### flow/design.v
module JAM (
input CLK,
input RST,
output reg [2:0] W,
output reg [2:0] J,
input [6:0] Cost,
output reg [3:0] MatchCount,
output reg [9:0] MinCost,
output reg Valid );
reg [2:0] n_state;
reg [2:0] c_state;
reg [2:0] max_index;
reg [2:0] max;
reg [2:0] sortlist [0:7];
reg directions [0:7];
reg sortable;
reg [2:0] list_index;
reg [9:0] cost_sum;
reg [9:0] cost_min;
parameter IDLE          = 3'd0,
          CAL_COST      = 3'd1,
          MIN_CONFIRM   = 3'd2,
          MOVE          = 3'd3,
          FIN           = 3'd4
;
always@(posedge CLK or posedge RST) begin
    if (RST) c_state <= IDLE;
    else c_state <= n_state;
end
always@(*) begin
    case(c_state)
        IDLE : n_state = CAL_COST;
        CAL_COST : n_state = (W == 3'd7) ? MIN_CONFIRM : c_state;
        MIN_CONFIRM : n_state = MOVE;
        MOVE : n_state = (sortable == 1'b0) ? FIN : CAL_COST;
        default : n_state = c_state;
    endcase
end
always @(posedge CLK or posedge RST) begin
    if(RST) list_index <= 3'd0;
    else if(n_state == CAL_COST) list_index <= list_index + 3'd1;
    else list_index <= 3'd0;
end
always @(posedge CLK or posedge RST) begin
    if(RST)begin
        sortlist[0] <= 3'd0;
        sortlist[1] <= 3'd1;
        sortlist[2] <= 3'd2;
        sortlist[3] <= 3'd3;
        sortlist[4] <= 3'd4;
        sortlist[5] <= 3'd5;
        sortlist[6] <= 3'd6;
        sortlist[7] <= 3'd7;
    end
    else if(c_state == MOVE && sortable == 1'b1)begin
        if(directions[sortlist[max_index]] == 1'b0)begin
            sortlist[max_index] <= sortlist[max_index-1];
            sortlist[max_index-1] <= sortlist[max_index];
        end
        else if(directions[sortlist[max_index]] == 1'b1)begin
            sortlist[max_index] <= sortlist[max_index+1];
            sortlist[max_index+1] <= sortlist[max_index];
        end
    end
end
always @(posedge CLK or posedge RST) begin
    if(RST)begin
        directions[0] <= 1'b0;
        directions[1] <= 1'b0;
        directions[2] <= 1'b0;
        directions[3] <= 1'b0;
        directions[4] <= 1'b0;
        directions[5] <= 1'b0;
        directions[6] <= 1'b0;
        directions[7] <= 1'b0;
    end
    else if(c_state == MOVE && sortable == 1'b1)begin
        directions[sortlist[0]] <= (sortlist[max_index] < sortlist[0]) ? ~directions[sortlist[0]] : directions[sortlist[0]];
        directions[sortlist[1]] <= (sortlist[max_index] < sortlist[1]) ? ~directions[sortlist[1]] : directions[sortlist[1]];
        directions[sortlist[2]] <= (sortlist[max_index] < sortlist[2]) ? ~directions[sortlist[2]] : directions[sortlist[2]];
        directions[sortlist[3]] <= (sortlist[max_index] < sortlist[3]) ? ~directions[sortlist[3]] : directions[sortlist[3]];
        directions[sortlist[4]] <= (sortlist[max_index] < sortlist[4]) ? ~directions[sortlist[4]] : directions[sortlist[4]];
        directions[sortlist[5]] <= (sortlist[max_index] < sortlist[5]) ? ~directions[sortlist[5]] : directions[sortlist[5]];
        directions[sortlist[6]] <= (sortlist[max_index] < sortlist[6]) ? ~directions[sortlist[6]] : directions[sortlist[6]];
        directions[sortlist[7]] <= (sortlist[max_index] < sortlist[7]) ? ~directions[sortlist[7]] : directions[sortlist[7]];
    end
end
always @(*) begin
    begin
        max_index = 3'd0;
        max = 3'd0;
        if(max < sortlist[0] && (directions[sortlist[0]] == 1'b1 && sortlist[0] > sortlist[1]))begin
            max = sortlist[0];
            max_index = 3'd0;
        end
        if(max < sortlist[1] &&((directions[sortlist[1]] == 1'b0 && sortlist[1] > sortlist[0])||(directions[sortlist[1]] == 1'b1 && sortlist[1] > sortlist[2])))begin
            max = sortlist[1];
            max_index = 3'd1;
        end
        if(max < sortlist[2] &&((directions[sortlist[2]] == 1'b0 && sortlist[2] > sortlist[1])||(directions[sortlist[2]] == 1'b1 && sortlist[2] > sortlist[3])))begin
            max = sortlist[2];
            max_index = 3'd2;
        end
        if(max < sortlist[3] &&((directions[sortlist[3]] == 1'b0 && sortlist[3] > sortlist[2])||(directions[sortlist[3]] == 1'b1 && sortlist[3] > sortlist[4])))begin
            max = sortlist[3];
            max_index = 3'd3;
        end
        if(max < sortlist[4] &&((directions[sortlist[4]] == 1'b0 && sortlist[4] > sortlist[3])||(directions[sortlist[4]] == 1'b1 && sortlist[4] > sortlist[5])))begin
            max = sortlist[4];
            max_index = 3'd4;
        end
        if(max < sortlist[5] &&((directions[sortlist[5]] == 1'b0 && sortlist[5] > sortlist[4])||(directions[sortlist[5]] == 1'b1 && sortlist[5] > sortlist[6])))begin
            max = sortlist[5];
            max_index = 3'd5;
        end
        if(max < sortlist[6] &&((directions[sortlist[6]] == 1'b0 && sortlist[6] > sortlist[5])||(directions[sortlist[6]] == 1'b1 && sortlist[6] > sortlist[7])))begin
            max = sortlist[6];
            max_index = 3'd6;
        end
        if(max < sortlist[7] &&((directions[sortlist[7]] == 1'b0 && sortlist[7] > sortlist[6])))begin
            max = sortlist[7];
            max_index = 3'd7;
        end
    end
end
always @(*) begin
    sortable = 1'b0;
    sortable = ( directions[sortlist[0]] == 1'b1 && sortlist[0] > sortlist[1]) ? 1'b1 : sortable;
    sortable = ((directions[sortlist[1]] == 1'b0 && sortlist[1] > sortlist[0])||(directions[sortlist[1]] == 1'b1 && sortlist[1] > sortlist[2])) ? 1'b1 : sortable;
    sortable = ((directions[sortlist[2]] == 1'b0 && sortlist[2] > sortlist[1])||(directions[sortlist[2]] == 1'b1 && sortlist[2] > sortlist[3])) ? 1'b1 : sortable;
    sortable = ((directions[sortlist[3]] == 1'b0 && sortlist[3] > sortlist[2])||(directions[sortlist[3]] == 1'b1 && sortlist[3] > sortlist[4])) ? 1'b1 : sortable;
    sortable = ((directions[sortlist[4]] == 1'b0 && sortlist[4] > sortlist[3])||(directions[sortlist[4]] == 1'b1 && sortlist[4] > sortlist[5])) ? 1'b1 : sortable;
    sortable = ((directions[sortlist[5]] == 1'b0 && sortlist[5] > sortlist[4])||(directions[sortlist[5]] == 1'b1 && sortlist[5] > sortlist[6])) ? 1'b1 : sortable;
    sortable = ((directions[sortlist[6]] == 1'b0 && sortlist[6] > sortlist[5])||(directions[sortlist[6]] == 1'b1 && sortlist[6] > sortlist[7])) ? 1'b1 : sortable;
    sortable = ( directions[sortlist[7]] == 1'b0 && sortlist[7] > sortlist[6]) ? 1'b1 : sortable;
end
always @(posedge CLK or posedge RST) begin
    if(RST) W <= 3'd0;
    else if(c_state == CAL_COST) W <= list_index;
end
always @(*) begin
    J = sortlist[W];
end
always @(posedge CLK or posedge RST) begin
    if(RST) cost_sum <= 10'd0;
    else if(c_state == CAL_COST) cost_sum <= cost_sum + Cost;
    else cost_sum <= 10'd0;
end
always @(posedge CLK or posedge RST) begin
    if(RST) cost_min <= 10'd1023;
    else if(c_state == MIN_CONFIRM) cost_min <= (cost_min > cost_sum) ? cost_sum : cost_min;
end
always @(posedge CLK or posedge RST) begin
    if(RST) MinCost <= 10'd0;
    else if(c_state == FIN) MinCost <= cost_min;
end
always @(posedge CLK or posedge RST) begin
    if(RST) MatchCount <= 4'd0;
    else if(c_state == MIN_CONFIRM)begin
        if(cost_min > cost_sum) MatchCount <= 4'd1;
        else if(cost_min == cost_sum) MatchCount <= MatchCount + 4'd1;
    end
end
always @(posedge CLK or posedge RST) begin
    if(RST) Valid <= 1'b0;
    else if(c_state == FIN) Valid <= 1'b1;
end
endmodule
### flow/run.sh
#!/bin/bash
# the make line also repeats each setting of config.mk as NAME=value (left out here)
make -C /OpenROAD-flow-scripts/flow DESIGN_CONFIG=/design/flow/config.mk WORK_HOME=/design/flow/orfs CLKGATE_MAP_FILE= finish
### flow/config.mk
export PLATFORM = sky130hd
export DESIGN_NAME = JAM
export DESIGN_NICKNAME = JAM
export VERILOG_FILES = /design/flow/design.v
export SDC_FILE = /design/flow/constraint.sdc
export NUM_CORES = 4
export LEC_CHECK = 0
export CAP_MARGIN = 20
export CORE_ASPECT_RATIO = 1.39
export CORE_MARGIN = 2
export CORE_UTILIZATION = 58
export CTS_CLUSTER_DIAMETER = 190
export GPL_ROUTABILITY_DRIVEN = 0
export PLACE_DENSITY_LB_ADDON = 0.04
export SLEW_MARGIN = 40
export TNS_END_PERCENT = 90
### flow/constraint.sdc
create_clock -name core_clock -period 14.8 [get_ports {CLK}]
set_input_delay 2.9600 -clock core_clock [delete_from_list [all_inputs] [get_ports {CLK}]]
set_output_delay 2.9600 -clock core_clock [all_outputs]
set_load 0.01 [all_outputs]
==> results.ini, run 1 <==
[outcome]
outcome = finished clean

[clocking]
cts_tree = done
cts_root_buf = clkbuf_16
clk_latency_ns = 0.36
ctsHtreeMaxLevel = 3
clock_sinks = 78
clk_pin_slew_ns = 0.07
cts_buffer_depth = 2
ctsHoldBuffers = 0
cts_inserted_buffers = 9

[finish]
fill_cells = 1320
final-comb-area_um2 = 6900
register_area_um2 = 1980
area_growth_pct = 14.3
final_area_um2 = 10500
fin_cells = 1404
nNetsFinal = 1284

[power_and_ir_drop]
power.group.top = sequential cells
irDropWorstVdd_v = 0.0000772
seq_power_mw = 0.276
p_int_mw = 0.497
p_per_area_nw_per_um2 = 69.2
pwr-share-comb_pct = 26.1
p_leak_nw = 4.38
clock_power_mw = 0.261
comb-power_mw = 0.190
clkPwrFrac_pct = 35.9
switching_share_pct = 31.8
seq_power_share_pct = 38.0
p_sw_mw = 0.231

[logic_synthesis]
ys_cells = 1158
syn_inst = 1158
edf_count = 0
muxShareOfSynthArea_pct = 10.3
area_leaders = dfrtp_1, ha_1, dfstp_2
top_area_share_pct = 14.9
top_cell = nand2_1
ys_seq_elements = 78
syn_area_per_cell_um2 = 7.95
common_cells = nand2_1, nor2_1, ha_1, a21oi_1, o21ai_0
synthAdderAreaFrac_pct = 9.87
netlist_area_um2 = 9210
yosys_area_um2 = 9210
synth_seq_share_pct = 21.5
ys_async_sr_fraction_pct = 100
largest_area_cell = dfrtp_1
synth_cell_types = 93
yosys.area_share.xor_xnor_pct = 1.81
simple_gate_share_pct = 23.6
yosysWarnings = 3
yosys.area_share.aoi_pct = 27.4
logic_family = AND-OR/OR-AND gates
syn-num-nets = 1239
synthFlopType = dfrtp_1

[grt]
antenna_found_initial = 0
grt_pass1_wl_um = 55300
grt-ovfl-total = 0
track_usage_pct = 42.7
grt_pass1_vias = 9692
grt_max_degree = 79

[detailed_routing]
firstDrtPassIters = 7
vias = 10300
diodes = 0
wl_per_cell_um = 26.6
ant_nets = 0
post-route-drc-count = 0
wirelength_um = 37400
viasPerCell = 7.35
drtIter0Drc = 1266

[die]
fp-utilization_pct = 59.0
die.size.y_um = 153
rows = 54
core-area_um2 = 15600
ios = 30
die_x_um = 111
chipArea_um2 = 16900

[setup_path]
crit_slowest_cell = dfrtp_2
worstReg2RegStart = sortlist[0][2]
path_class = reg -> reg
path_buffers = 2
crit_required_ns = 15.01
cp-end-kind = register
cpPeakStageDelay_ns = 0.46
critPathTopFamily = AND-OR/OR-AND gates
crit_fanout = 8
cp_common_cell = ha_1
critical_path_depth = 68
r2r_setup_slack_ns = 0.46
timing.reg2reg.worst_path_depth = 68
endpoint = directions[2]
critPathLaunchType = register
r2r_end = directions[2]
crit_arrival_ns = 14.55
crit_start = sortlist[0][2]

[place]
portBuffers = 29
hpwlAfterDp_um = 25700
place_area_um2 = 9860
dp.cells = 1366
pre_cts_ws_ns = -0.461

[sta]
hold-worst-slack_ns = 0.419
finalWorstSetupSlack_ns = 0.463
hold_violations = 0
timing.setup.tns_ns = 0
maxSlewViolCount = 0
max_slew_margin_pct = 40.4
final-setup-viol-count = 0
tightest_slew_ns = 0.887
fmax_mhz = 69.8
fin_crit_sh_pct = 96.9
finalCriticalPeriod_ns = 14.34
skew_ns = 0.0119

[min_path]
holdPathStages = 0
hp-class = reg -> reg
hp-start = c_state[2]
hold_end = c_state[4]

[run]
warning_count = 26
max-cap-violations = 0

## through the flow
| stage | total power, mW | utilization [%] |
|---|---|---|
| 6_report | 0.728 | 67.5 |
| 5_1_grt | 0.764 | 67.5 |
| 4_1_cts | 0.727 | 65.4 |
| 3_5_place_dp | 0.466 | 63.2 |
| 3_3_place_gp | 0.461 | 63.1 |
| 2_1_floorplan | 0.407 | - |
## area by class of cell
cell class	instances	area share, %
sequential	78	18.8
clock buffer	12	2.44
tap	196	2.33
timing repair buffer	102	8.06
multi-input combinational	957	65.5
timing repair inverter	1	0.0475
inverter	54	2.06
clock inverter	4	0.737
## metal layers
layer	track usage, %	wire [um]	share of wire [%]	vias to the layer above
li1	-	-	-	4479
met5	0	0	0	-
met2	69.2	16600	45	756
met1	46.8	12400	33	4771
met3	10.5	4070	11	319
met4	35.5	4250	11	0
## timing repair
item,4_1_cts,5_1_grt
buffers inserted,1,20
resized,3,38
pin swaps,1,14
hold endpoints to repair,0,0
setup endpoints to repair,20,32
gates cloned,0,1
==> run 2, diff against run 1 <==
Settings changed: CORE_ASPECT_RATIO 1.39 to unset, CORE_UTILIZATION 58 to 40, CTS_CLUSTER_DIAMETER 190 to unset, GPL_ROUTABILITY_DRIVEN 0 to unset, PLACE_DENSITY_LB_ADDON 0.04 to unset, SETUP_SLACK_MARGIN set to 4.0, SLEW_MARGIN 40 to 20, TNS_END_PERCENT 90 to unset.
Clock period 14.8 ns to 15.5 ns, I/O delays scaled along.
==> run 2 against run 1 <==
  * Still clean on timing, DRC and antenna
  * Fmax is 6.1% higher
  * Sequential share of layout area fell by 2.8 points
  * Sequential power shrank 5%
  * Non-clock buffer count rose by 90
  * Hold slack gained 0.037 ns
==> results.ini, run 2 <==
[outcome]
outcome = finished clean

[place]
place_congestion = 1.02
pre_cts_ws_ns = 0.491  ; +0.953 ns
portBuffers = 29  ; unchanged
hpwlAfterDp_um = 25800  ; +0.69%
dp.cells = 1442  ; +5.6%

[grt]
use_met2_pct = 48.1  ; -21 points
track_usage_pct = 30.4  ; -12 points
grt_pass1_wl_um = 57100  ; +3.2%
met1_usage_pct = 38.0  ; -8.8 points
grt-ovfl-total = 0  ; unchanged
grt_max_degree = 69  ; -13%
use_met3_pct = 7.67  ; -2.9 points
top_usage_layer = met2
antenna_found_initial = 0  ; unchanged
grt_pass1_vias = 9987  ; +3.0%

[min_path]
hp-class = reg -> reg
holdPathStages = 0  ; unchanged
hold_end = c_state[4]
hp-start = c_state[2]

[sta]
final-setup-viol-count = 0  ; unchanged
fmax_mhz = 74.0  ; +6.1%
finalCriticalPeriod_ns = 13.51  ; -0.829 ns
tightest_slew_ns = 1.09  ; +0.203 ns
max_slew_margin_pct = 26.3  ; -14 points
rsz0062_at_grt = true
hold_violations = 0  ; unchanged
skew_ns = 0.0245  ; +0.0125 ns
timing.setup.tns_ns = 0  ; unchanged
maxSlewViolCount = 0  ; unchanged
finalWorstSetupSlack_ns = 1.99  ; +1.53 ns
fin_crit_sh_pct = 87.1  ; -9.7 points

[power_and_ir_drop]
p_leak_nw = 5.04  ; +15%
comb-power_mw = 0.173  ; -9%
power.group.top = sequential cells
switching_share_pct = 33.7  ; +1.9 points
clock_power_mw = 0.223  ; -15%
p_sw_mw = 0.222  ; -4.0%
seq_power_share_pct = 39.9  ; +1.9 points
irDropWorstVdd_v = 0.0000556  ; -28%
power.total_mw = 0.659  ; -9.6%
clkPwrFrac_pct = 33.9  ; -2.0 points
pwr-share-comb_pct = 26.2  ; about the same
seq_power_mw = 0.263  ; -5%
p_int_mw = 0.437  ; -12%
p_per_area_nw_per_um2 = 53.4  ; -23%

[logic_synthesis]
yosys.area_share.aoi_pct = 27.4  ; unchanged
netlist_area_um2 = 9210  ; unchanged
top_cell = nand2_1
top_area_share_pct = 14.9  ; unchanged
ys_seq_elements = 78  ; unchanged
synth_seq_share_pct = 21.5  ; unchanged
ys_async_sr_fraction_pct = 100  ; unchanged
yosysWarnings = 3  ; unchanged
ys_cells = 1158  ; unchanged
logic_family = AND-OR/OR-AND gates
syn-num-nets = 1239  ; unchanged
area_leaders = dfrtp_1, ha_1, dfstp_2
yosys_area_um2 = 9210  ; unchanged
syn_inst = 1158  ; unchanged
syn_area_per_cell_um2 = 7.95  ; unchanged
simple_gate_share_pct = 23.6  ; unchanged
largest_area_cell = dfrtp_1
common_cells = nand2_1, nor2_1, ha_1, a21oi_1, o21ai_0
synthFlopType = dfrtp_1
synth_cell_types = 93  ; unchanged
synthAdderAreaFrac_pct = 9.87  ; unchanged
muxShareOfSynthArea_pct = 10.3  ; unchanged
yosys.area_share.xor_xnor_pct = 1.81  ; unchanged
edf_count = 0  ; unchanged

[setup_path]
cp_common_cell = mux2_4
timing.reg2reg.worst_path_depth = 61  ; -10%
endpoint = sortlist[1][1]
cp-end-kind = register
path_class = reg -> reg
r2r_setup_slack_ns = 1.99  ; +1.53 ns
critPathTopFamily = AND-OR/OR-AND gates
critical_path_depth = 61  ; -10%
crit_required_ns = 15.75  ; +0.74 ns
crit_arrival_ns = 13.75  ; -0.80 ns
crit_start = sortlist[1][2]
crit_fanout = 14  ; +6
crit_slowest_cell = dfrtp_1
path_buffers = 6  ; +4
r2r_end = sortlist[1][1]
worstReg2RegStart = sortlist[1][2]
critPathLaunchType = register
cpPeakStageDelay_ns = 0.50  ; +0.04 ns

[clocking]
cts_root_buf = clkbuf_16
clk_latency_ns = 0.36  ; about the same
cts_inserted_buffers = 9  ; unchanged
clk_pin_slew_ns = 0.08  ; about the same
ctsHtreeMaxLevel = 3  ; unchanged
cts_tree = done
clock_sinks = 78  ; unchanged
ctsHoldBuffers = 0  ; unchanged
cts_buffer_depth = 2  ; unchanged

[die]
die.size.y_um = 156  ; +2.1%
fp-utilization_pct = 40.7  ; -18 points
die_x_um = 156  ; +40%
core-area_um2 = 22600  ; +45%
ios = 30  ; unchanged
rows = 55  ; +1.9%
chipArea_um2 = 24200  ; +43%

[finish]
area_growth_pct = 33.9
fin_cells = 1583  ; +13%
fill_cells = 2017  ; +53%
nNetsFinal = 1374  ; +7.0%
final_util_pct = 54.5  ; -13 points

[detailed_routing]
diodes = 0  ; unchanged
ant_nets = 0  ; unchanged
drtIter0Drc = 1287  ; +1.7%
viasPerCell = 6.59  ; -10%
wirelength_um = 37900  ; +1.3%
wl_per_cell_um = 23.9  ; -10%
vias = 10400  ; +1.0%
firstDrtPassIters = 10  ; +3
post-route-drc-count = 0  ; unchanged

[run]
max-cap-violations = 0  ; unchanged
warning_count = 29  ; +12%

## run 2: per-stage QoR
stage,hold WS (ns),area (um^2)
6_report,0.456,12300
5_1_grt,0.467,12300
4_1_cts,0.461,11600
3_5_place_dp,0.445,10200
3_3_place_gp,0.441,10200
2_1_floorplan,0.379,9600
## run 2: routing by layer
metal	share of wire (%)	wire length [um]	up-vias
met5	0	0	-
met3	11	4300	204
li1	-	-	4651
met1	38	14500	4916
met2	43	16400	661
met4	6.9	2620	0
## run 2: final cells by class
| cell class | instances | area (um^2) | area share [%] |
|---|---|---|---|
| clock inverter | 7 | 76.3 | 0.619 |
| multi-input combinational | 957 | 7790 | 63.1 |
| timing repair inverter | 1 | 16.3 | 0.132 |
| sequential | 78 | 1980 | 16.1 |
| timing repair buffer | 192 | 1660 | 13.5 |
| tap | 285 | 357 | 2.89 |
| clock buffer | 9 | 225 | 1.83 |
| inverter | 54 | 224 | 1.82 |
## run 2: repair_timing
action / in CTS / in global routing
buffers inserted: 84 / 38
gates cloned: 2 / 1
setup endpoints to repair: 32 / 32
pin swaps: 59 / 65
gates resized: 92 / 81
==> run 3, diff against run 2 <==
Settings changed: ABC_AREA set to 1, CORE_UTILIZATION 40 to 63, CTS_CLUSTER_SIZE set to 93, SETUP_SLACK_MARGIN 4.0 to unset.
Clock period 15.5 ns to 8.76 ns, I/O delays scaled along.
==> run 3 against run 2 <==
  * The flow now stops in 5_1_grt
  * Synthesized cell count increased by 19%
  * Die size decreased by 37%
  * Synthesized area decreased by 2.3%
==> results.ini, run 3 <==
[outcome]
outcome = aborted with a tool error
outcome.stop_stage = 5_1_grt
tool.error = [ERROR GRT-0232] Routing congestion too high. Check the congestion heatmap in the GUI.

[logic_synthesis]
ys_seq_elements = 78  ; unchanged
syn_inst = 1375  ; +19%
synthAdderAreaFrac_pct = 10.1  ; +0.23 points
synth_cell_types = 67  ; -28%
simple_gate_share_pct = 33.8  ; +10 points
synth_seq_share_pct = 22.0  ; +0.51 points
muxShareOfSynthArea_pct = 0  ; -10 points
edf_count = 0  ; unchanged
yosys.area_share.xor_xnor_pct = 0.292  ; -1.5 points
yosys.area_share.aoi_pct = 22.2  ; -5.2 points
largest_area_cell = dfrtp_1
ys_cells = 1375  ; +19%
ys_async_sr_fraction_pct = 100  ; unchanged
logic_family = simple AND/OR/NAND/NOR gates
area_leaders = dfrtp_1, nand2_1, ha_1
synthFlopType = dfrtp_1
syn_area_per_cell_um2 = 6.54  ; -18%
top_area_share_pct = 15.3  ; +0.36 points
yosysWarnings = 3  ; unchanged
yosys_area_um2 = 8990  ; -2.3%
syn-num-nets = 1456  ; +18%
netlist_area_um2 = 8990  ; -2.3%
top_cell = nand2_1
common_cells = nand2_1, inv_1, o21ai_0, nand3_1, nor2_1

[place]
place_area_um2 = 11000  ; +8.1%
place_congestion = 1.14  ; +12%
portBuffers = 29  ; unchanged
hpwlAfterDp_um = 28200  ; +9.0%
pre_cts_ws_ns = -1.30  ; -1.79 ns

[die]
core-area_um2 = 13900  ; -38%
ios = 30  ; unchanged
die_x_um = 123  ; -21%
fp-utilization_pct = 64.5  ; +24 points
rows = 43  ; -22%
chipArea_um2 = 15200  ; -37%
die.size.y_um = 123  ; -21%

[clocking]
ctsHtreeMaxLevel = 3  ; unchanged
cts_inserted_buffers = 9  ; unchanged
cts_buffer_depth = 2  ; unchanged
cts_root_buf = clkbuf_16
clock_sinks = 78  ; unchanged

[grt]
track_usage_pct = 78.6
grt-ovfl-total = 138

run 3: layer usage:
metal	track usage [%]	GRT overflow
met1	79.7	3
met2	93.3	77
met3	63.2	4
met4	76.9	53
met5	40.6	1
run 3: repair_timing:
action / 4_1_cts
hold buffers: 0
endpoints found under the setup margin: 32
pin swaps: 45
buffers inserted: 20
gates resized: 61
gates cloned: 1
run 3: through the flow:
step	utilization, %	std cells	setup TNS, ns
detailed placement	79.1	1745	-34.89
CTS	83.9	1782	-26.97
floorplan	-	1375	-10.31
global placement	79.1	1745	-15.92
==> run 4, diff against run 3 <==
Settings changed: ABC_AREA 1 to unset, CELL_PAD_IN_SITES_GLOBAL_PLACEMENT set to 3, CORE_ASPECT_RATIO set to 0.83, CORE_MARGIN 2 to 6, CORE_UTILIZATION 63 to 61, CTS_CLUSTER_DIAMETER set to 237, CTS_CLUSTER_SIZE 93 to 37, GPL_ROUTABILITY_DRIVEN set to 1, GPL_TIMING_DRIVEN set to 0, HOLD_SLACK_MARGIN set to 0.07, MAX_ROUTING_LAYER set to met4, PLACE_DENSITY set to 0.75.
Clock period 8.76 ns to 16.0 ns, I/O delays scaled along.
==> run 4 against run 3 <==
  * The flow stops in 3_1_place_gp_skip_io
  * Synthesized area increased by 2.4%
  * Synthesized cell count is 16% lower
  * Die size rose by 19%
==> results.ini, run 4 <==
[outcome]
outcome = aborted with a tool error
tool.error = [ERROR GPL-0301] Utilization 135.818 % exceeds 100%.
outcome.stop_stage = 3_1_place_gp_skip_io

[logic_synthesis]
ys_seq_elements = 78  ; unchanged
synthFlopType = dfrtp_1
ys_async_sr_fraction_pct = 100  ; unchanged
yosys_area_um2 = 9210  ; +2.4%
simple_gate_share_pct = 23.6  ; -10 points
area_leaders = dfrtp_1, ha_1, dfstp_2
yosysWarnings = 3  ; unchanged
ys_cells = 1158  ; -16%
common_cells = nand2_1, nor2_1, ha_1, a21oi_1, o21ai_0
netlist_area_um2 = 9210  ; +2.4%
edf_count = 0  ; unchanged
largest_area_cell = dfrtp_1
top_cell = nand2_1
top_area_share_pct = 14.9  ; -0.36 points
muxShareOfSynthArea_pct = 10.3  ; +10 points
synth_cell_types = 93  ; +39%
logic_family = AND-OR/OR-AND gates
synth_seq_share_pct = 21.5  ; -0.51 points
syn_area_per_cell_um2 = 7.95  ; +22%
yosys.area_share.xor_xnor_pct = 1.81  ; +1.5 points
syn-num-nets = 1239  ; -15%
synthAdderAreaFrac_pct = 9.87  ; -0.23 points
syn_inst = 1158  ; -16%
yosys.area_share.aoi_pct = 27.4  ; +5.2 points

[die]
chipArea_um2 = 18200  ; +19%
rows = 40  ; -7.0%
die.size.y_um = 124  ; +0.36%
die_x_um = 147  ; +19%
core-area_um2 = 14600  ; +4.9%
fp-utilization_pct = 63.0  ; -1.5 points

==> run 5, diff against run 4 <==
Settings changed: ABC_AREA set to 1, CELL_PAD_IN_SITES_GLOBAL_PLACEMENT 3 to unset, CORE_ASPECT_RATIO 0.83 to unset, CORE_MARGIN 6 to 5, CORE_UTILIZATION 61 to 56, CTS_CLUSTER_DIAMETER 237 to unset, CTS_CLUSTER_SIZE 37 to unset, GPL_ROUTABILITY_DRIVEN 1 to 0, GPL_TIMING_DRIVEN 0 to unset, HOLD_SLACK_MARGIN 0.07 to unset, MAX_ROUTING_LAYER met4 to unset, PLACE_DENSITY 0.75 to unset, SETUP_SLACK_MARGIN set to 1.79.
Clock period 16.0 ns to 21.5 ns, I/O delays scaled along.
==> run 5 against run 4 <==
  * Synthesized area shrank 2.3%
  * The run now finishes clean
  * Die size grew 2.7%
  * Synthesized cell count up 19%
==> results.ini, run 5 <==
[power_and_ir_drop]
p_sw_mw = 0.142
pwr-share-comb_pct = 22.6
power.group.top = sequential cells
clock_power_mw = 0.149
seq_power_mw = 0.181
irDropWorstVdd_v = 0.0000635
comb-power_mw = 0.0962
p_int_mw = 0.283
switching_share_pct = 33.5
clkPwrFrac_pct = 34.9
seq_power_share_pct = 42.4
p_leak_nw = 4.54
p_per_area_nw_per_um2 = 44.3

[sta]
final-setup-viol-count = 0
max_slew_margin_pct = 33.0
skew_ns = 0.0121
hold_violations = 0
fmax_mhz = 77.6
rsz0062_at_grt = false
finalCriticalPeriod_ns = 12.88
timing.setup.tns_ns = 0
tightest_slew_ns = 0.995
finalWorstSetupSlack_ns = 8.62
maxSlewViolCount = 0
fin_crit_sh_pct = 59.9

[finish]
final_util_pct = 60.7
final_area_um2 = 9610
fill_cells = 1584
register_area_um2 = 1980
final-comb-area_um2 = 5970
nNetsFinal = 1460
area_growth_pct = 6.86

[setup_path]
critical_path_depth = 57
critPathTopFamily = AND-OR/OR-AND gates
crit_start = sortlist[0][2]
worstReg2RegStart = sortlist[0][2]
cp_common_cell = nand2_1
crit_fanout = 39
path_buffers = 3
endpoint = sortlist[0][1]
cp-end-kind = register
path_class = reg -> reg
crit_required_ns = 21.73
r2r_setup_slack_ns = 8.62
crit_slowest_cell = dfrtp_1
crit_arrival_ns = 13.11
timing.reg2reg.worst_path_depth = 57
cpPeakStageDelay_ns = 0.60
critPathLaunchType = register
r2r_end = sortlist[0][1]

[clocking]
post_cts_buffers = 0
clock_sinks = 78
clk_pin_slew_ns = 0.07
cts_tree = done
ctsHoldBuffers = 0
cts_buffer_depth = 2
ctsHtreeMaxLevel = 3
cts_root_buf = clkbuf_16
clk_latency_ns = 0.35
post_cts_resized = 0
cts_inserted_buffers = 9

[detailed_routing]
wirelength_um = 31800
firstDrtPassIters = 8
drtIter0Drc = 1536
ant_nets = 0
viasPerCell = 6.20
diodes = 0
vias = 9922
wl_per_cell_um = 19.9
post-route-drc-count = 0

[die]
die_x_um = 137  ; -6.9%
core-area_um2 = 15800  ; +8.3%
die.size.y_um = 137  ; +10%
chipArea_um2 = 18700  ; +2.7%
ios = 30
rows = 46  ; +15%
fp-utilization_pct = 56.8  ; -6.2 points

[min_path]
hp-start = cost_sum[9]
hp-class = reg -> reg
holdPathStages = 1
hold_end = cost_sum[9]

[logic_synthesis]
netlist_area_um2 = 8990  ; -2.3%
simple_gate_share_pct = 33.8  ; +10 points
yosysWarnings = 3  ; unchanged
synthFlopType = dfrtp_1
logic_family = simple AND/OR/NAND/NOR gates
muxShareOfSynthArea_pct = 0  ; -10 points
synthAdderAreaFrac_pct = 10.1  ; +0.23 points
ys_seq_elements = 78  ; unchanged
common_cells = nand2_1, inv_1, o21ai_0, nand3_1, nor2_1
synth_seq_share_pct = 22.0  ; +0.51 points
ys_async_sr_fraction_pct = 100  ; unchanged
synth_cell_types = 67  ; -28%
yosys_area_um2 = 8990  ; -2.3%
largest_area_cell = dfrtp_1
top_area_share_pct = 15.3  ; +0.36 points
ys_cells = 1375  ; +19%
edf_count = 0  ; unchanged
top_cell = nand2_1
yosys.area_share.xor_xnor_pct = 0.292  ; -1.5 points
syn_area_per_cell_um2 = 6.54  ; -18%
syn_inst = 1375  ; +19%
syn-num-nets = 1456  ; +18%
yosys.area_share.aoi_pct = 22.2  ; -5.2 points
area_leaders = dfrtp_1, nand2_1, ha_1

[outcome]
outcome = finished clean

[place]
portBuffers = 29
hpwlAfterDp_um = 23800
place_area_um2 = 9330
pre_cts_ws_ns = 8.92

[grt]
grt_pass1_vias = 9127
track_usage_pct = 34.5
antenna_found_initial = 0
grt_max_degree = 70
grt_pass1_wl_um = 49500
grt-ovfl-total = 0

[run]
max-cap-violations = 0
warning_count = 28

run 5: layout make-up:
type                       instances  share of cell area [%]
clock buffer                      11                    2.53
clock inverter                     5                   0.365
inverter                         207                    8.19
multi-input combinational       1050                    62.2
sequential                        78                    20.6
tap                              216                    2.81
timing repair buffer              33                    3.33
run 5: metal layers:
layer  GRT usage, %  vias up  part of all wire (%)
met5              0        -                     0
met4           18.0        0                   6.0
met3           8.20      161                    12
met2           48.6      640                    40
met1           48.7     4433                    42
li1               -     4688                     -
run 5: through the flow:
stage	instances	power [mW]	hold WS (ns)
2_1_floorplan	1375	0.251	0.427
3_3_place_gp	1584	0.279	0.454
3_5_place_dp	1584	0.280	0.458
4_1_cts	1600	0.430	0.466
5_1_grt	1600	0.458	0.477
6_report	1600	0.425	0.465
==> run 6, diff against run 5 <==
Settings changed: CAP_MARGIN 20 to 0, CORE_MARGIN 5 to 2, CORE_UTILIZATION 56 to 72, CTS_CLUSTER_SIZE set to 10, GPL_ROUTABILITY_DRIVEN 0 to unset, SETUP_SLACK_MARGIN 1.79 to 4.47, TNS_END_PERCENT set to 10.
Clock period 21.5 ns to 15.0 ns, I/O delays scaled along.
==> run 6 against run 5 <==
  * The flow now stops in 5_1_grt
  * Die size down 28%
  * Synthesized area unchanged
  * Synthesized cell count unchanged
==> results.ini, run 6 <==
[clocking]
cts_root_buf = clkbuf_16
clock_sinks = 78  ; unchanged
cts_inserted_buffers = 9  ; unchanged
ctsHtreeMaxLevel = 3  ; unchanged
ctsHoldBuffers = 0  ; unchanged
cts_buffer_depth = 2  ; unchanged

[logic_synthesis]
yosysWarnings = 3  ; unchanged
yosys.area_share.aoi_pct = 22.2  ; unchanged
ys_async_sr_fraction_pct = 100  ; unchanged
edf_count = 0  ; unchanged
synthFlopType = dfrtp_1
top_cell = nand2_1
muxShareOfSynthArea_pct = 0  ; unchanged
syn_area_per_cell_um2 = 6.54  ; unchanged
synth_cell_types = 67  ; unchanged
ys_seq_elements = 78  ; unchanged
largest_area_cell = dfrtp_1
synthAdderAreaFrac_pct = 10.1  ; unchanged
simple_gate_share_pct = 33.8  ; unchanged
common_cells = nand2_1, inv_1, o21ai_0, nand3_1, nor2_1
top_area_share_pct = 15.3  ; unchanged
ys_cells = 1375  ; unchanged
logic_family = simple AND/OR/NAND/NOR gates
syn_inst = 1375  ; unchanged
synth_seq_share_pct = 22.0  ; unchanged
area_leaders = dfrtp_1, nand2_1, ha_1
netlist_area_um2 = 8990  ; unchanged
yosys_area_um2 = 8990  ; unchanged
yosys.area_share.xor_xnor_pct = 0.292  ; unchanged
syn-num-nets = 1456  ; unchanged

[outcome]
tool.error = [ERROR GRT-0232] Routing congestion too high. Check the congestion heatmap in the GUI.
outcome.stop_stage = 5_1_grt
outcome = aborted with a tool error

[die]
fp-utilization_pct = 74.3  ; +17 points
chipArea_um2 = 13400  ; -28%
ios = 30  ; unchanged
rows = 40  ; -13%
die.size.y_um = 116  ; -15%
core-area_um2 = 12100  ; -23%
die_x_um = 116  ; -15%

[grt]
grt-ovfl-total = 11
track_usage_pct = 76.0

[place]
pre_cts_ws_ns = 2.47  ; -6.45 ns
hpwlAfterDp_um = 23100  ; -2.8%
place_congestion = 1.12
portBuffers = 29  ; unchanged

==> run 6: metal layers <==
layer | global-route usage (%) | overflow
met1 | 79.6 | 1
met2 | 87.6 | 4
met4 | 63.8 | 5
met5 | 39.6 | 1
met3 | 68.0 | 0
==> run 6: what timing repair did <==
item                       CTS
setup endpoints to repair   32
pin swaps                    6
buffers inserted            17
cloned                       0
gates resized               35
==> run 6: stage by stage <==
step           cell area (um^2)  cells
2_1_floorplan              8990   1375
3_3_place_gp               9270   1536
3_5_place_dp               9270   1536
4_1_cts                    9840   1569
==> run 7, diff against run 6 <==
Settings changed: CAP_MARGIN 0 to 20, CTS_CLUSTER_SIZE 10 to unset, HOLD_SLACK_MARGIN set to 0.29, SETUP_SLACK_MARGIN 4.47 to unset, TNS_END_PERCENT 10 to 5.
Clock period 15.0 ns to 9.32 ns, I/O delays scaled along.
==> run 7 against run 6 <==
  * Die size is the same
  * The run again fails in 5_1_grt
  * Synthesized cell count is the same
  * Synthesized area is the same
==> results.ini, run 7 <==
[outcome]
outcome = aborted with a tool error
outcome.stop_stage = 5_1_grt
tool.error = [ERROR GRT-0116] Global routing finished with congestion. Check the congestion regions in the DRC Viewer.

[logic_synthesis]
muxShareOfSynthArea_pct = 0  ; unchanged
common_cells = nand2_1, inv_1, o21ai_0, nand3_1, nor2_1
synth_seq_share_pct = 22.0  ; unchanged
top_area_share_pct = 15.3  ; unchanged
ys_async_sr_fraction_pct = 100  ; unchanged
top_cell = nand2_1
area_leaders = dfrtp_1, nand2_1, ha_1
synth_cell_types = 67  ; unchanged
ys_seq_elements = 78  ; unchanged
ys_cells = 1375  ; unchanged
synthAdderAreaFrac_pct = 10.1  ; unchanged
syn_area_per_cell_um2 = 6.54  ; unchanged
yosys.area_share.aoi_pct = 22.2  ; unchanged
logic_family = simple AND/OR/NAND/NOR gates
edf_count = 0  ; unchanged
largest_area_cell = dfrtp_1
yosysWarnings = 3  ; unchanged
syn_inst = 1375  ; unchanged
simple_gate_share_pct = 33.8  ; unchanged
netlist_area_um2 = 8990  ; unchanged
yosys_area_um2 = 8990  ; unchanged
synthFlopType = dfrtp_1
yosys.area_share.xor_xnor_pct = 0.292  ; unchanged
syn-num-nets = 1456  ; unchanged

[clocking]
cts_buffer_depth = 2  ; unchanged
cts_root_buf = clkbuf_16
cts_inserted_buffers = 9  ; unchanged
ctsHtreeMaxLevel = 3  ; unchanged
clock_sinks = 78  ; unchanged
ctsHoldBuffers = 0  ; unchanged

[die]
ios = 30  ; unchanged
rows = 40  ; unchanged
core-area_um2 = 12100  ; unchanged
die.size.y_um = 116  ; unchanged
fp-utilization_pct = 74.3  ; unchanged
chipArea_um2 = 13400  ; unchanged
die_x_um = 116  ; unchanged

[grt]
track_usage_pct = 81.1
grt-ovfl-total = 113

[place]
place_area_um2 = 10400  ; +12%
hpwlAfterDp_um = 25500  ; +11%
portBuffers = 29  ; unchanged
place_congestion = 1.17  ; +3.9%

-- run 7: per-stage QoR --
step	hold slack, ns	setup slack, ns	std cells	util [%]
after detailed placement	0.457	-0.850	1670	85.8
after floorplan	0.427	-0.161	1375	-
after CTS	0.464	-0.529	1729	93.1
after global placement	0.451	-0.171	1670	85.8
-- run 7: timing repair --
item | CTS
resized | 78
setup endpoints to repair | 32
pin swaps | 64
setup buffers | 43
-- run 7: metal layers --
layer	track usage (%)	GRT overflow
met3	69.2	5
met4	79.1	47
met5	44.8	0
met2	94.2	58
met1	81.6	3
==> run 8, diff against run 7 <==
Settings changed: CTS_CLUSTER_DIAMETER set to 389, CTS_CLUSTER_SIZE set to 100, HOLD_SLACK_MARGIN 0.29 to unset, TNS_END_PERCENT 5 to unset.
Clock period 9.32 ns to 12.6 ns, I/O delays scaled along.
==> run 8 against run 7 <==
  * Now clean on timing, DRC and antenna
  * Synthesized cell count unchanged
  * Synthesized area unchanged
  * Die size unchanged
==> results.ini, run 8 <==
[sta]
tightest_slew_ns = 1.12
finalCriticalPeriod_ns = 11.77
skew_ns = 0.0104
hold_violations = 0
maxSlewViolCount = 0
timing.setup.tns_ns = 0
max_slew_margin_pct = 24.3
final-setup-viol-count = 0
fin_crit_sh_pct = 93.4
rsz0062_at_grt = false
fmax_mhz = 85.0

[detailed_routing]
wirelength_um = 32200
ant_nets = 0
vias = 10500
routed.top_layer = met4
dr_wl_met3_um = 5400
drtIter0Drc = 1576
wl_met2_um = 12700
wl_per_cell_um = 20.5
diodes = 0
wl_met1_um = 11500
viasPerCell = 6.71
firstDrtPassIters = 10
post-route-drc-count = 0

[setup_path]
r2r_setup_slack_ns = 0.83
crit_start = sortlist[0][2]
critPathTopFamily = AND-OR/OR-AND gates
endpoint = directions[6]
path_buffers = 5
path_class = reg -> reg
cp_common_cell = ha_1
critical_path_depth = 53
r2r_end = directions[6]
worstReg2RegStart = sortlist[0][2]
critPathLaunchType = register
crit_slowest_cell = dfrtp_2
timing.reg2reg.worst_path_depth = 53
crit_fanout = 16
crit_arrival_ns = 12.05
crit_required_ns = 12.89
cpPeakStageDelay_ns = 0.50
cp-end-kind = register

[logic_synthesis]
logic_family = simple AND/OR/NAND/NOR gates
syn-num-nets = 1456  ; unchanged
syn_inst = 1375  ; unchanged
netlist_area_um2 = 8990  ; unchanged
syn_area_per_cell_um2 = 6.54  ; unchanged
ys_async_sr_fraction_pct = 100  ; unchanged
simple_gate_share_pct = 33.8  ; unchanged
synthFlopType = dfrtp_1
largest_area_cell = dfrtp_1
common_cells = nand2_1, inv_1, o21ai_0, nand3_1, nor2_1
edf_count = 0  ; unchanged
yosys_area_um2 = 8990  ; unchanged
top_area_share_pct = 15.3  ; unchanged
area_leaders = dfrtp_1, nand2_1, ha_1
ys_seq_elements = 78  ; unchanged
yosysWarnings = 3  ; unchanged
synthAdderAreaFrac_pct = 10.1  ; unchanged
muxShareOfSynthArea_pct = 0  ; unchanged
yosys.area_share.xor_xnor_pct = 0.292  ; unchanged
synth_seq_share_pct = 22.0  ; unchanged
ys_cells = 1375  ; unchanged
top_cell = nand2_1
synth_cell_types = 67  ; unchanged
yosys.area_share.aoi_pct = 22.2  ; unchanged

[power_and_ir_drop]
p_per_area_nw_per_um2 = 76.3
p_int_mw = 0.479
switching_share_pct = 35.2
seq_power_mw = 0.312
irDropWorstVdd_v = 0.000130
p_leak_nw = 4.60
seq_power_share_pct = 42.3
clkPwrFrac_pct = 33.2
pwr-share-comb_pct = 24.6
clock_power_mw = 0.245
comb-power_mw = 0.181
power.group.top = sequential cells
p_sw_mw = 0.260

[finish]
final-comb-area_um2 = 6000
area_growth_pct = 7.61
final_area_um2 = 9680
register_area_um2 = 1980
nNetsFinal = 1475
fin_cells = 1567
fill_cells = 935

[clocking]
clk_pin_slew_ns = 0.06
clock_sinks = 78  ; unchanged
cts_tree = done
clk_latency_ns = 0.35
ctsHoldBuffers = 0  ; unchanged
cts_buffer_depth = 2  ; unchanged
cts_inserted_buffers = 9  ; unchanged
ctsHtreeMaxLevel = 3  ; unchanged
cts_root_buf = clkbuf_16

[die]
rows = 40  ; unchanged
die_x_um = 116  ; unchanged
fp-utilization_pct = 74.3  ; unchanged
chipArea_um2 = 13400  ; unchanged
die.size.y_um = 116  ; unchanged
core-area_um2 = 12100  ; unchanged
ios = 30  ; unchanged

[place]
dp.cells = 1543  ; -7.6%
place_area_um2 = 9330  ; -10%
hpwlAfterDp_um = 22800  ; -11%
place_congestion = 1.10  ; -5.6%
portBuffers = 29  ; unchanged

[min_path]
hold_end = list_index[0]
hp-start = list_index[0]
holdPathStages = 1
hp-class = reg -> reg

[run]
warning_count = 28
max-cap-violations = 0

[grt]
antenna_found_initial = 1
grt_pass1_wl_um = 50400
grt-ovfl-total = 0
track_usage_pct = 49.2
grt_pass1_vias = 9563
grt_max_degree = 79

[outcome]
outcome = finished clean

[run 8: layout make-up]
class | instances | area share (%)
Clock buffer | 10 | 2.37
Sequential cell | 78 | 20.5
Clock inverter | 6 | 0.401
Inverter | 207 | 8.13
Tap cell | 168 | 2.17
Timing Repair Buffer | 48 | 4.47
Multi-Input combinational cell | 1050 | 62.0
[run 8: what timing repair did]
action / CTS / global route
resized: 0 / 9
buffers inserted: 0 / 8
endpoints found under the setup margin: 0 / 32
[run 8: routing by layer]
metal / up-vias / global-route usage (%)
li1: 4729 / -
met1: 4623 / 62.4
met2: 877 / 69.3
met3: 293 / 21.4
met4: 0 / 29.4
met5: - / 0
[run 8: through the flow]
| stage | worst slack [ns] | total power, mW | hold WS [ns] | utilization [%] |
|---|---|---|---|---|
| after CTS | 0.212 | 0.734 | 0.463 | 79.2 |
| after detailed placement | 0.295 | 0.482 | 0.454 | 77.0 |
| final | 0.831 | 0.738 | 0.462 | 79.9 |
| after global routing | 0.0181 | 0.772 | 0.498 | 79.9 |
| after floorplan | 2.20 | 0.428 | 0.427 | - |
| after global placement | 0.765 | 0.469 | 0.452 | 77.0 |
==> run 9, diff against run 8 <==
Settings changed: ABC_AREA 1 to 0, CELL_PAD_IN_SITES_DETAIL_PLACEMENT set to 2, CORE_ASPECT_RATIO set to 0.81, CORE_MARGIN 2 to 9, CORE_UTILIZATION 72 to 17, CTS_CLUSTER_DIAMETER 389 to 95, CTS_CLUSTER_SIZE 100 to unset, GPL_ROUTABILITY_DRIVEN set to 1, HOLD_SLACK_MARGIN set to 0.05, MIN_ROUTING_LAYER set to met2, PLACE_DENSITY_LB_ADDON set to 0.25, SETUP_SLACK_MARGIN set to -0.82, SLEW_MARGIN 20 to 5, TNS_END_PERCENT set to 80.
Clock period 12.6 ns to 12.4 ns, I/O delays scaled along.
==> run 9 against run 8 <==
  * Now fails the layout checks on setup timing
  * Largest power group unchanged
  * Flip-flop count stayed put
  * Clock skew is 0.0076 ns higher
  * First-iteration DRC count is 74% higher
  * Non-clock buffer count is 253 higher
  * Power is 19% higher
  * Critical path type unchanged
  * Hold slack better by 0.011 ns
  * Synthesized cell count is 16% lower
==> results.ini, run 9 <==
[outcome]
outcome = finished with violations
failed_checks = setup timing

[die]
rows = 76  ; +90%
ios = 30  ; unchanged
die.size.y_um = 227  ; +96%
chipArea_um2 = 62900  ; +370%
die_x_um = 277  ; +140%
core-area_um2 = 53300  ; +340%
fp-utilization_pct = 17.3  ; -57 points

[sta]
fin_crit_sh_pct = 109  ; +15 points
final-setup-viol-count = 32  ; +32
fmax_mhz = 74.2  ; -13%
max_slew_margin_pct = 18.0  ; -6.3 points
finalWorstSetupSlack_ns = -1.07  ; -1.90 ns
maxSlewViolCount = 0  ; unchanged
finalCriticalPeriod_ns = 13.47  ; +1.70 ns
timing.setup.tns_ns = -30.51  ; -30.51 ns
hold_violations = 0  ; unchanged
rsz0062_at_grt = true
skew_ns = 0.0180  ; +0.00763 ns
tightest_slew_ns = 1.23  ; +0.103 ns

[grt]
antenna_found_initial = 0  ; -1
track_usage_pct = 26.1  ; -23 points
met1_usage_pct = 0  ; -62 points
use_met2_pct = 28.4  ; -41 points
grt_pass1_vias = 17600  ; +84%
grt_max_degree = 58  ; -27%
top_usage_layer = met3
grt_pass1_wl_um = 80200  ; +59%
grt-ovfl-total = 0  ; unchanged
use_met3_pct = 36.2  ; +15 points

[setup_path]
timing.reg2reg.worst_path_depth = 67  ; +26%
path_class = reg -> reg
path_buffers = 7  ; +2
crit_arrival_ns = 13.77  ; +1.72 ns
r2r_setup_slack_ns = -1.07  ; -1.90 ns
r2r_end = sortlist[1][2]
crit_start = sortlist[0][2]
cp_common_cell = mux2_4
worstReg2RegStart = sortlist[0][2]
crit_fanout = 6  ; -10
cp-end-kind = register
critical_path_depth = 67  ; +26%
crit_slowest_cell = dfrtp_2
cpPeakStageDelay_ns = 0.47  ; -0.03 ns
critPathLaunchType = register
crit_required_ns = 12.70  ; -0.19 ns
endpoint = sortlist[1][2]
critPathTopFamily = AND-OR/OR-AND gates

[min_path]
hold_end = list_index[0]
hp-start = list_index[0]
holdPathStages = 1  ; unchanged
hp-class = reg -> reg

[place]
portBuffers = 29  ; unchanged
hpwlAfterDp_um = 40500  ; +78%
place_congestion = 1.02  ; -7.7%

[finish]
nNetsFinal = 1482  ; +0.47%
final_util_pct = 25.4  ; -55 points
area_growth_pct = 47.1

[power_and_ir_drop]
clkPwrFrac_pct = 34.0  ; +0.8 points
clock_power_mw = 0.299  ; +22%
pwr-share-comb_pct = 28.0  ; +3.4 points
comb-power_mw = 0.246  ; +36%
p_int_mw = 0.563  ; +18%
power.group.top = sequential cells
p_per_area_nw_per_um2 = 64.9  ; -15%
irDropWorstVdd_v = 0.0000673  ; -48%
p_sw_mw = 0.316  ; +22%
seq_power_share_pct = 38.0  ; -4.3 points
seq_power_mw = 0.334  ; +7.1%
switching_share_pct = 36.0  ; +0.79 points
p_leak_nw = 5.54  ; +20%

[clocking]
ctsHtreeMaxLevel = 3  ; unchanged
cts_tree = done
clock_sinks = 78  ; unchanged
cts_root_buf = clkbuf_16
cts_inserted_buffers = 9  ; unchanged
clk_latency_ns = 0.38  ; +0.03 ns
clk_pin_slew_ns = 0.08  ; +0.02 ns
cts_buffer_depth = 2  ; unchanged

[detailed_routing]
wirelength_um = 56000  ; +74%
drtIter0Drc = 2743  ; +74%
vias = 15100  ; +44%
post-route-drc-count = 0  ; unchanged
viasPerCell = 7.18  ; +6.9%
firstDrtPassIters = 9  ; -1
wl_per_cell_um = 26.6  ; +29%
ant_nets = 0  ; unchanged

[logic_synthesis]
yosys.area_share.aoi_pct = 27.4  ; +5.2 points
synth_seq_share_pct = 21.5  ; -0.51 points
logic_family = AND-OR/OR-AND gates
edf_count = 0  ; unchanged
yosysWarnings = 3  ; unchanged
synth_cell_types = 93  ; +39%
top_cell = nand2_1
ys_seq_elements = 78  ; unchanged
synthFlopType = dfrtp_1
ys_async_sr_fraction_pct = 100  ; unchanged
netlist_area_um2 = 9210  ; +2.4%
syn_inst = 1158  ; -16%
muxShareOfSynthArea_pct = 10.3  ; +10 points
synthAdderAreaFrac_pct = 9.87  ; -0.23 points
common_cells = nand2_1, nor2_1, ha_1, a21oi_1, o21ai_0
simple_gate_share_pct = 23.6  ; -10 points
area_leaders = dfrtp_1, ha_1, dfstp_2
largest_area_cell = dfrtp_1
yosys.area_share.xor_xnor_pct = 1.81  ; +1.5 points
yosys_area_um2 = 9210  ; +2.4%
ys_cells = 1158  ; -16%
syn_area_per_cell_um2 = 7.95  ; +22%
syn-num-nets = 1239  ; -15%
top_area_share_pct = 14.9  ; -0.36 points

[run]
max-cap-violations = 0  ; unchanged
warning_count = 29  ; +3.6%

==> run 9: final cells by class <==
cell class / count / area (um^2)
clock inverters: 7 / 77.6
multi-input cells: 957 / 7750
inverters: 54 / 223
flip-flops and latches: 78 / 1980
fillers: 6006 / 39800
clock buffers: 9 / 225
repair buffers: 301 / 2410
well taps: 702 / 878
diodes: 1 / 2.50
==> run 9: repair_timing <==
| action | 4_1_cts | 5_1_grt |
|---|---|---|
| hold buffers | 0 | 0 |
| endpoints found under the setup margin | 32 | 32 |
| pin swaps | 24 | 52 |
| gates resized | 40 | 120 |
| buffers inserted | 20 | 38 |
==> run 9: routing by layer <==
layer  part of all wire (%)  vias to the layer above
met4                    9.4                       46
met1                      0                     4938
met3                     43                      589
li1                       -                     4834
met5                    2.2                        -
met2                     45                     4727
==> run 9: metrics by stage <==
step	hold slack (ns)	total power, mW	area (um^2)	worst slack [ns]	instances
after global routing	0.507	0.932	13500	-1.83	2108
after CTS	0.473	0.876	12800	-0.924	2083
after floorplan	0.379	0.486	9590	-1.03	1158
final	0.473	0.880	13500	-1.07	2109
after detailed placement	0.457	0.580	12200	-1.50	2054
after global placement	0.454	0.564	12200	-1.09	2054
==> run 10, diff against run 9 <==
Settings changed: ABC_AREA 0 to 1, CELL_PAD_IN_SITES_DETAIL_PLACEMENT 2 to unset, CORE_ASPECT_RATIO 0.81 to unset, CORE_MARGIN 9 to 2, CORE_UTILIZATION 17 to 65, CTS_CLUSTER_DIAMETER 95 to unset, CTS_CLUSTER_SIZE set to 10, GPL_ROUTABILITY_DRIVEN 1 to unset, HOLD_SLACK_MARGIN 0.05 to unset, MIN_ROUTING_LAYER met2 to unset, PLACE_DENSITY set to 0.38, PLACE_DENSITY_LB_ADDON 0.25 to unset, SETUP_SLACK_MARGIN -0.82 to 4.33, SLEW_MARGIN 5 to 20, TNS_END_PERCENT 80 to unset.
Clock period 12.4 ns to 15.4 ns, I/O delays scaled along.
==> run 10 against run 9 <==
  * Now clean on timing, DRC and antenna
  * Hold slack got worse by 0.0053 ns
  * Cell count decreased by 24%
  * Critical path depth decreased by 10
  * First-iteration DRC count decreased by 28%
  * Worst setup slack improved by 5.6 ns
  * Die size decreased by 76%
  * Fmax increased by 24%
  * Flip-flop count unchanged
  * Register-to-register slack improved by 5.6 ns
==> results.ini, run 10 <==
[outcome]
outcome = finished clean

[grt]
track_usage_pct = 43.8  ; +18 points
antenna_found_initial = 0  ; unchanged
grt-ovfl-total = 0  ; unchanged
grt_max_degree = 69  ; +19%
grt_pass1_wl_um = 49800  ; -38%
grt_pass1_vias = 9443  ; -46%

[setup_path]
crit_start = directions[6]
timing.reg2reg.worst_path_depth = 57  ; -15%
path_class = reg -> reg
crit_slowest_cell = dfrtp_1
crit_fanout = 14  ; +8
crit_arrival_ns = 11.12  ; -2.65 ns
path_buffers = 7  ; unchanged
cp-end-kind = register
endpoint = directions[0]
critPathLaunchType = register
worstReg2RegStart = directions[6]
r2r_setup_slack_ns = 4.56  ; +5.63 ns
cpPeakStageDelay_ns = 0.53  ; +0.06 ns
crit_required_ns = 15.68  ; +2.98 ns
critical_path_depth = 57  ; -15%
critPathTopFamily = AND-OR/OR-AND gates
r2r_end = directions[0]

[logic_synthesis]
yosys_area_um2 = 8990  ; -2.3%
synth_cell_types = 67  ; -28%
ys_seq_elements = 78  ; unchanged
synthAdderAreaFrac_pct = 10.1  ; +0.23 points
muxShareOfSynthArea_pct = 0  ; -10 points
largest_area_cell = dfrtp_1
syn_inst = 1375  ; +19%
edf_count = 0  ; unchanged
top_area_share_pct = 15.3  ; +0.36 points
syn-num-nets = 1456  ; +18%
yosysWarnings = 3  ; unchanged
yosys.area_share.aoi_pct = 22.2  ; -5.2 points
simple_gate_share_pct = 33.8  ; +10 points
ys_async_sr_fraction_pct = 100  ; unchanged
netlist_area_um2 = 8990  ; -2.3%
logic_family = simple AND/OR/NAND/NOR gates
common_cells = nand2_1, inv_1, o21ai_0, nand3_1, nor2_1
syn_area_per_cell_um2 = 6.54  ; -18%
yosys.area_share.xor_xnor_pct = 0.292  ; -1.5 points
synth_seq_share_pct = 22.0  ; +0.51 points
ys_cells = 1375  ; +19%
synthFlopType = dfrtp_1
area_leaders = dfrtp_1, nand2_1, ha_1
top_cell = nand2_1

[power_and_ir_drop]
p_int_mw = 0.407  ; -28%
pwr-share-comb_pct = 22.8  ; -5.2 points
irDropWorstVdd_v = 0.0000846  ; +26%
p_leak_nw = 4.84  ; -13%
seq_power_share_pct = 41.7  ; +3.7 points
p_sw_mw = 0.200  ; -37%
p_per_area_nw_per_um2 = 58.6  ; -9.8%
comb-power_mw = 0.138  ; -44%
clkPwrFrac_pct = 35.5  ; +1.5 points
power.group.top = sequential cells
seq_power_mw = 0.253  ; -24%
clock_power_mw = 0.215  ; -28%
switching_share_pct = 32.9  ; -3.0 points

[run]
warning_count = 28  ; -3.4%
max-cap-violations = 0  ; unchanged

[detailed_routing]
wirelength_um = 33400  ; -40%
drtIter0Drc = 1977  ; -28%
viasPerCell = 6.70  ; -6.7%
vias = 10800  ; -29%
ant_nets = 0  ; unchanged
diodes = 0  ; -1
post-route-drc-count = 0  ; unchanged
firstDrtPassIters = 12  ; +3
wl_per_cell_um = 20.8  ; -22%

[place]
place_congestion = 1.09  ; +7.4%
hpwlAfterDp_um = 23200  ; -43%
portBuffers = 29  ; unchanged

[sta]
rsz0062_at_grt = false
skew_ns = 0.0132  ; -0.00486 ns
hold-worst-slack_ns = 0.467  ; -0.00527 ns
max_slew_margin_pct = 27.0  ; +9.0 points
finalCriticalPeriod_ns = 10.84  ; -2.63 ns
fmax_mhz = 92.2  ; +24%
final-setup-viol-count = 0  ; -100%
fin_crit_sh_pct = 70.4  ; -38 points
maxSlewViolCount = 0  ; unchanged
tightest_slew_ns = 1.09  ; -0.141 ns
timing.setup.tns_ns = 0  ; +30.51 ns
hold_violations = 0  ; unchanged

[clocking]
cts_buffer_depth = 2  ; unchanged
cts_inserted_buffers = 9  ; unchanged
clk_latency_ns = 0.35  ; -0.03 ns
ctsHtreeMaxLevel = 3  ; unchanged
ctsHoldBuffers = 0  ; unchanged
clk_pin_slew_ns = 0.06  ; -0.02 ns
cts_root_buf = clkbuf_16
cts_tree = done
clock_sinks = 78  ; unchanged

[die]
die.size.y_um = 122  ; -47%
ios = 30  ; unchanged
rows = 42  ; -45%
core-area_um2 = 13400  ; -75%
fp-utilization_pct = 67.1  ; +50 points
die_x_um = 122  ; -56%
chipArea_um2 = 14800  ; -76%

[min_path]
hold_end = list_index[0]
holdPathStages = 1  ; unchanged
hp-start = list_index[0]
hp-class = reg -> reg

[finish]
area_growth_pct = 15.1
fill_cells = 1055  ; -82%
nNetsFinal = 1506  ; +1.6%

==> run 10: area by class of cell <==
type / count / area (um^2) / share of cell area (%)
Multi-Input combinational cell: 1053 / 6360 / 61.5
Inverter: 207 / 825 / 7.97
Clock inverter: 6 / 62.6 / 0.604
Tap cell: 176 / 220 / 2.13
Sequential cell: 78 / 1990 / 19.3
Timing Repair Buffer: 76 / 659 / 6.37
Clock buffer: 10 / 229 / 2.21
==> run 10: what timing repair did <==
item / 4_1_cts / 5_1_grt
setup endpoints to repair: 32 / 32
setup buffers: 8 / 35
endpoints found under the hold margin: 0 / 0
resized: 22 / 76
pin swaps: 3 / 24
cloned: 0 / 3
==> run 10: metal layers <==
metal / vias up / share of wire, % / GRT usage (%)
li1: 4794 / - / -
met1: 4842 / 38 / 59.5
met2: 842 / 40 / 63.0
met3: 280 / 15 / 11.8
met4: 0 / 8.0 / 24.0
met5: - / 0 / 0
==> run 10: stage by stage <==
| stage | setup slack (ns) | std cells | power [mW] | utilization [%] | area (um^2) |
|---|---|---|---|---|---|
| final | 4.56 | 1606 | 0.606 | 77.2 | 10300 |
| after global routing | 4.22 | 1606 | 0.645 | 77.2 | 10300 |
| after CTS | 4.36 | 1568 | 0.610 | 72.5 | 9710 |
| after detailed placement | 2.96 | 1544 | 0.392 | 69.3 | 9280 |
| after global placement | 3.35 | 1544 | 0.386 | 69.3 | 9280 |
| after floorplan | 5.00 | 1375 | 0.350 | - | 8990 |
==> run 11, diff against run 10 <==
Settings changed: CORE_ASPECT_RATIO set to 0.5, CORE_UTILIZATION 65 to 72, CTS_CLUSTER_DIAMETER set to 396, CTS_CLUSTER_SIZE 10 to 97, HOLD_SLACK_MARGIN set to 0.28, PLACE_DENSITY 0.38 to unset, PLACE_DENSITY_LB_ADDON set to 0.21, SETUP_SLACK_MARGIN 4.33 to 0.57.
Clock period 15.4 ns to 7.63 ns, I/O delays scaled along.
==> run 11 against run 10 <==
  * The flow now stops in 4_1_cts
  * Synthesized cell count stayed put
  * Synthesized area is the same
  * Die size decreased by 9.0%
==> results.ini, run 11 <==
[logic_synthesis]
syn_area_per_cell_um2 = 6.54  ; unchanged
synthFlopType = dfrtp_1
synth_seq_share_pct = 22.0  ; unchanged
yosys_area_um2 = 8990  ; unchanged
edf_count = 0  ; unchanged
area_leaders = dfrtp_1, nand2_1, ha_1
largest_area_cell = dfrtp_1
syn_inst = 1375  ; unchanged
syn-num-nets = 1456  ; unchanged
yosysWarnings = 3  ; unchanged
logic_family = simple AND/OR/NAND/NOR gates
muxShareOfSynthArea_pct = 0  ; unchanged
netlist_area_um2 = 8990  ; unchanged
yosys.area_share.xor_xnor_pct = 0.292  ; unchanged
common_cells = nand2_1, inv_1, o21ai_0, nand3_1, nor2_1
yosys.area_share.aoi_pct = 22.2  ; unchanged
synthAdderAreaFrac_pct = 10.1  ; unchanged
ys_async_sr_fraction_pct = 100  ; unchanged
simple_gate_share_pct = 33.8  ; unchanged
synth_cell_types = 67  ; unchanged
top_cell = nand2_1
ys_cells = 1375  ; unchanged
top_area_share_pct = 15.3  ; unchanged
ys_seq_elements = 78  ; unchanged

[outcome]
tool.error = [ERROR DPL-0038] Utilization greater than 100%, impossible to legalize
outcome.stop_stage = 4_1_cts
outcome = aborted with a tool error

[die]
chipArea_um2 = 13500  ; -9.0%
ios = 30  ; unchanged
die_x_um = 162  ; +33%
fp-utilization_pct = 75.1  ; +7.9 points
rows = 28  ; -33%
die.size.y_um = 83.0  ; -32%
core-area_um2 = 12000  ; -11%

[place]
place_area_um2 = 11100  ; +20%
portBuffers = 29  ; unchanged
place_congestion = 1.19  ; +8.7%
pre_cts_ws_ns = -3.10  ; -6.06 ns
hpwlAfterDp_um = 33300  ; +43%

run 11: metrics by stage:
step / TNS (ns) / hold WS (ns) / cells / util, % / power (mW)
floorplan: -46.47 / 0.427 / 1375 / - / 0.707
global placement: -60.32 / 0.447 / 1739 / 92.7 / 0.769
detailed placement: -89.13 / 0.451 / 1739 / 92.7 / 0.848
==> run 12, diff against run 11 <==
Settings changed: CORE_ASPECT_RATIO 0.5 to unset, CTS_CLUSTER_DIAMETER 396 to unset, CTS_CLUSTER_SIZE 97 to 10, HOLD_SLACK_MARGIN 0.28 to unset, PLACE_DENSITY_LB_ADDON 0.21 to unset, SETUP_SLACK_MARGIN 0.57 to 3.82, TNS_END_PERCENT set to 10.
Clock period 7.63 ns to 12.8 ns, I/O delays scaled along.
==> run 12 against run 11 <==
  * Die size fell by 0.40%
  * Synthesized cell count unchanged
  * The flow stops in 5_1_grt
  * Synthesized area unchanged
==> results.ini, run 12 <==
[outcome]
outcome = aborted with a tool error
outcome.stop_stage = 5_1_grt
tool.error = [ERROR GRT-0116] Global routing finished with congestion. Check the congestion regions in the DRC Viewer.

[logic_synthesis]
muxShareOfSynthArea_pct = 0  ; unchanged
largest_area_cell = dfrtp_1
area_leaders = dfrtp_1, nand2_1, ha_1
ys_cells = 1375  ; unchanged
synthAdderAreaFrac_pct = 10.1  ; unchanged
netlist_area_um2 = 8990  ; unchanged
ys_async_sr_fraction_pct = 100  ; unchanged
logic_family = simple AND/OR/NAND/NOR gates
yosysWarnings = 3  ; unchanged
common_cells = nand2_1, inv_1, o21ai_0, nand3_1, nor2_1
top_area_share_pct = 15.3  ; unchanged
top_cell = nand2_1
simple_gate_share_pct = 33.8  ; unchanged
syn_area_per_cell_um2 = 6.54  ; unchanged
yosys.area_share.xor_xnor_pct = 0.292  ; unchanged
synth_seq_share_pct = 22.0  ; unchanged
yosys.area_share.aoi_pct = 22.2  ; unchanged
syn-num-nets = 1456  ; unchanged
synthFlopType = dfrtp_1
ys_seq_elements = 78  ; unchanged
yosys_area_um2 = 8990  ; unchanged
synth_cell_types = 67  ; unchanged
edf_count = 0  ; unchanged
syn_inst = 1375  ; unchanged

[clocking]
ctsHoldBuffers = 0
clock_sinks = 78
cts_buffer_depth = 2
cts_root_buf = clkbuf_16
cts_inserted_buffers = 9
ctsHtreeMaxLevel = 3

[place]
portBuffers = 29  ; unchanged
place_congestion = 1.12  ; -5.9%
place_area_um2 = 9410  ; -15%
hpwlAfterDp_um = 23600  ; -29%
pre_cts_ws_ns = 1.35  ; +4.45 ns
dp.cells = 1537  ; -12%

[die]
core-area_um2 = 12100  ; +1.1%
chipArea_um2 = 13400  ; -0.40%
fp-utilization_pct = 74.3  ; -0.81 points
die.size.y_um = 116  ; +39%
rows = 40  ; +43%
die_x_um = 116  ; -29%
ios = 30  ; unchanged

[grt]
track_usage_pct = 70.0
grt-ovfl-total = 7

-- run 12: metrics by stage --
stage	hold slack (ns)	utilization, %
global placement	0.450	77.7
CTS	0.467	88.7
floorplan	0.427	-
detailed placement	0.459	77.7
-- run 12: what timing repair did --
action | in CTS
setup endpoints to repair | 32
endpoints found under the hold margin | 0
pin swaps | 55
resized | 102
setup buffers | 63
cloned | 7
-- run 12: per-layer routing --
metal	track usage, %	GRT overflow
met1	74.4	0
met2	84.0	5
met3	57.9	0
met4	59.8	2
met5	21.5	0
No activity file was given, so power comes from the tool's default toggle rates.
